==> 08-20 <==
// top_module_d11
module top_module_d11(
    i_clk,
    i_reset,
    i_start,
    i_load,
    i_enc_dec,
    i_pt1,
    i_pt2,
    i_key1,
    i_key2,
    i_r,
    o_ct1,
    o_ct2,
    o_done
);
Settings: LEC_CHECK=0, CAP_MARGIN=20, CORE_MARGIN=2, CORE_UTILIZATION=72, CTS_CLUSTER_DIAMETER=178, CTS_CLUSTER_SIZE=99, PLACE_DENSITY=0.41, SETUP_SLACK_MARGIN=0.77, SLEW_MARGIN=20, TNS_END_PERCENT=5; clock period 3.38 ns.
run.sh (not shown) runs the stock make flow with config.mk's settings and CLKGATE_MAP_FILE=.
==> 10-14: changes against 08-20 <==
==> flow/config.mk (replaced) <==
export PLATFORM = sky130hd
export DESIGN_NAME = top_module_d11
export DESIGN_NICKNAME = top_module_d11
export VERILOG_FILES = /design/flow/design.v
export SDC_FILE = /design/flow/constraint.sdc
export NUM_CORES = 4
export LEC_CHECK = 0
export CAP_MARGIN = 20
export CORE_MARGIN = 2
export CORE_UTILIZATION = 58
export SLEW_MARGIN = 20
==> results <==
metric	10-14	08-20
Die y size	319 um	287 um
Run status	complete, but fails checks	did not finish
Last stage reached	-	global routing (5_1_grt)
Violated checks	setup timing	-
Placement Cell Area	0.0733 mm2	0.0715 mm2
Post-synthesis share of cell area spent on full adders, half adders and majority gates	0.0109	0.0109
Die X	319 um	287 um
Area of the synthesized netlist per yosys stat	0.0576 mm2	0.0576 mm2
Core area	0.0984 mm2	0.0791 mm2
CTS HTree Levels	3	1
PostCTS Resize Cnt	1,411	701
Setup Fix Bufs, Post-CTS	302	68
Number of buffers added by the clock tree synthesis step	99	14
Synth Seq Share	0.383	0.383
Cell Area, Synth	0.0576 mm2	0.0576 mm2
Gpl congestion	1.10	1.21
Placement Rows	115	103
Share of synthesized cell area in and, or, nand and nor gates	0.0860	0.0860
Number of sinks on the clock net	907	907
Placed cell count	8,400	8,094
Initial cell density of the core	0.585	0.728
Worst setup slack after placement	-1.03 ns	-0.748 ns
Total half-perimeter wirelength after legalization and detailed placement	185,000 um	187,000 um
Chip footprint	0.102 mm2	0.0823 mm2

---

==> build 15: inputs <==
Starting RTL as in the previous note.
make LEC_CHECK=0 CAP_MARGIN=20 CELL_PAD_IN_SITES_DETAIL_PLACEMENT=1 CELL_PAD_IN_SITES_GLOBAL_PLACEMENT=2 CORE_ASPECT_RATIO=1.73 CORE_MARGIN=8 CORE_UTILIZATION=40 CTS_CLUSTER_SIZE=36 MAX_ROUTING_LAYER=met4 SLEW_MARGIN=5 TNS_END_PERCENT=65 finish   # period 6.0 ns
==> trial 71: changes against build 15 <==
Settings changed: ABC_AREA set to 1, CELL_PAD_IN_SITES_DETAIL_PLACEMENT 1 to unset, CELL_PAD_IN_SITES_GLOBAL_PLACEMENT 2 to unset, CORE_ASPECT_RATIO 1.73 to unset, CORE_MARGIN 8 to 2, CORE_UTILIZATION 40 to 58, CTS_CLUSTER_DIAMETER set to 253, CTS_CLUSTER_SIZE 36 to unset, MAX_ROUTING_LAYER met4 to unset, SLEW_MARGIN 5 to 20, TNS_END_PERCENT 65 to unset.
==> flow/constraint.sdc (replaced) <==
create_clock -name core_clock -period 3.7 [get_ports {i_clk}]
set_input_delay 0.7400 -clock core_clock [delete_from_list [all_inputs] [get_ports {i_clk}]]
set_output_delay 0.7400 -clock core_clock [all_outputs]
set_load 0.01 [all_outputs]
==> CHANGELOG.md <==
### Implementation results

* Setup violators final at 242
* Slew @ Worst Pin at 0.943 ns
* Final setup margin at -1.17 ns
* SO Viols: negative setup slack
* Crit. End Element: flop
* Outcome: failed layout checks
* Hold Path Class: input pin to asynchronous set/reset pin
[end of results for trial 71]
==> CHANGELOG.md <==
### Implementation results

* Outcome: finished clean
* Crit. End Element: output pin
* IO Pins at 710
* CTS tree: done
* Latency at later pin at 0.72 ns
* GP Congestion at 1.03
* Slew @ Worst Pin at 1.20 ns
* Setup violators final at 0
* DPL Wire Length at between 200,000 and 250,000 µm
* Hold Path Class: flop to flop
[end of results for build 15]
